// fmad_fp32
module fmad_fp32
  (
   input         clk,
   input         reset,
   input         req,
   input [31:0]  x,
   input [31:0]  y,
   input [31:0]  z,
   output [31:0] rslt,
   output [4:0]  flag
   );
   wire signed [31:0] acc0, acc1, acc2, acc3;
   wire signed [9:0]  exp0, exp1, exp2, exp3;
   fmad fmad
     (
      .clk(clk),
      .reset(reset),
      .req(req),
      .req_command(1),
      .x(x),
      .y(y),
      .z(z),
      .w(32'h0),
      .acc0(acc0), .acc1(acc1), .acc2(acc2), .acc3(acc3),
      .exp0(exp0), .exp1(exp1), .exp2(exp2), .exp3(exp3),
      .rslt(rslt),
      .flag(flag)
   );
endmodule
Size in the first run: ~340 flip-flops, about 140 I/O pins, about 52000 sq um of cells after synthesis.
Settings: LEC_CHECK=0, CAP_MARGIN=10, CELL_PAD_IN_SITES_DETAIL_PLACEMENT=1, CORE_ASPECT_RATIO=1.72, CORE_MARGIN=8, CORE_UTILIZATION=40, CTS_CLUSTER_SIZE=45, GPL_ROUTABILITY_DRIVEN=1, GPL_TIMING_DRIVEN=0, MIN_ROUTING_LAYER=met1, SETUP_SLACK_MARGIN=-0.65, SLEW_MARGIN=20; clock period 14.7 ns.
run.sh (not shown) runs the stock make flow with config.mk's settings and CLKGATE_MAP_FILE=.
The first run produced a layout that fails on setup timing.
Then changed:
==> flow/config.mk (replaced) <==
export PLATFORM = sky130hd
export DESIGN_NAME = fmad_fp32
export DESIGN_NICKNAME = fmad_fp32
export VERILOG_FILES = /design/flow/design.v
export SDC_FILE = /design/flow/constraint.sdc
export NUM_CORES = 4
export LEC_CHECK = 0
export CAP_MARGIN = 20
export CORE_MARGIN = 2
export CORE_UTILIZATION = 40
export SLEW_MARGIN = 20
==> flow/constraint.sdc (replaced) <==
create_clock -name core_clock -period 16.8 [get_ports {clk}]
set_input_delay 3.3600 -clock core_clock [delete_from_list [all_inputs] [get_ports {clk}]]
set_output_delay 3.3600 -clock core_clock [all_outputs]
set_load 0.01 [all_outputs]
Effect:
- With this change the flow completed without violations
- routed wire length drops by 33%
- global-route usage is lower by 11 points
- via count fell by 9.8%
- final area shrinks by 3.2%
- first-iteration DRC count went up by 27%
- register-to-register slack improves by 3.0 ns
- synthesized area is unchanged
- worst setup slack is better by 2.9 ns
Then changed:
--- a/flow/config.mk
+++ b/flow/config.mk
@@ -6,6 +6,10 @@
 export NUM_CORES = 4
 export LEC_CHECK = 0
+export ABC_AREA = 1
 export CAP_MARGIN = 20
+export CORE_ASPECT_RATIO = 1.34
 export CORE_MARGIN = 2
-export CORE_UTILIZATION = 40
+export CORE_UTILIZATION = 72
+export CTS_CLUSTER_SIZE = 10
+export SETUP_SLACK_MARGIN = 0.59
 export SLEW_MARGIN = 20
==> flow/constraint.sdc (replaced) <==
create_clock -name core_clock -period 2.09 [get_ports {clk}]
set_input_delay 0.4180 -clock core_clock [delete_from_list [all_inputs] [get_ports {clk}]]
set_output_delay 0.4180 -clock core_clock [all_outputs]
set_load 0.01 [all_outputs]
=> Now the flow did not get past detailed placement on DPL-0038; area after synthesis decreases by about 0.9%; die area decreases by about 44%; synthesized cell count climbs by 18%.
Then changed:
--- a/flow/config.mk
+++ b/flow/config.mk
@@ -7,9 +7,8 @@
 export LEC_CHECK = 0
 export ABC_AREA = 1
-export CAP_MARGIN = 20
-export CORE_ASPECT_RATIO = 1.34
+export CAP_MARGIN = 15
 export CORE_MARGIN = 2
 export CORE_UTILIZATION = 72
-export CTS_CLUSTER_SIZE = 10
-export SETUP_SLACK_MARGIN = 0.59
+export CTS_CLUSTER_DIAMETER = 209
+export CTS_CLUSTER_SIZE = 17
 export SLEW_MARGIN = 20
==> flow/constraint.sdc (replaced) <==
create_clock -name core_clock -period 13.6 [get_ports {clk}]
set_input_delay 2.7200 -clock core_clock [delete_from_list [all_inputs] [get_ports {clk}]]
set_output_delay 2.7200 -clock core_clock [all_outputs]
set_load 0.01 [all_outputs]
Effect: The new run passed the timing, DRC and antenna checks; area after synthesis stays the same; synthesized cell count does not change; die size stays flat.
Then changed:
--- a/flow/config.mk
+++ b/flow/config.mk
@@ -8,7 +8,9 @@
 export ABC_AREA = 1
 export CAP_MARGIN = 15
+export CORE_ASPECT_RATIO = 0.9
 export CORE_MARGIN = 2
 export CORE_UTILIZATION = 72
-export CTS_CLUSTER_DIAMETER = 209
-export CTS_CLUSTER_SIZE = 17
+export CTS_CLUSTER_DIAMETER = 201
+export CTS_CLUSTER_SIZE = 72
+export SETUP_SLACK_MARGIN = 2.84
 export SLEW_MARGIN = 20
==> flow/constraint.sdc (replaced) <==
create_clock -name core_clock -period 10.7 [get_ports {clk}]
set_input_delay 2.1400 -clock core_clock [delete_from_list [all_inputs] [get_ports {clk}]]
set_output_delay 2.1400 -clock core_clock [all_outputs]
set_load 0.01 [all_outputs]
Result:
- Now the flow never finished: it broke off in global routing (GRT-0116)
- area after synthesis is unchanged
- die area hardly moves
- synthesized cell count stays the same
Then changed:
==> flow/config.mk (replaced) <==
export PLATFORM = sky130hd
export DESIGN_NAME = fmad_fp32
export DESIGN_NICKNAME = fmad_fp32
export VERILOG_FILES = /design/flow/design.v
export SDC_FILE = /design/flow/constraint.sdc
export NUM_CORES = 4
export LEC_CHECK = 0
export CAP_MARGIN = 20
export CORE_MARGIN = 2
export CORE_UTILIZATION = 65
export SLEW_MARGIN = 20
==> flow/constraint.sdc (replaced) <==
create_clock -name core_clock -period 13.6 [get_ports {clk}]
set_input_delay 2.7200 -clock core_clock [delete_from_list [all_inputs] [get_ports {clk}]]
set_output_delay 2.7200 -clock core_clock [all_outputs]
set_load 0.01 [all_outputs]
After rerunning: Now the flow produced a layout that fails on setup timing. Die area increases by roughly a tenth. Area after synthesis is higher slightly. Synthesized cell count shrinks by about a fifth.
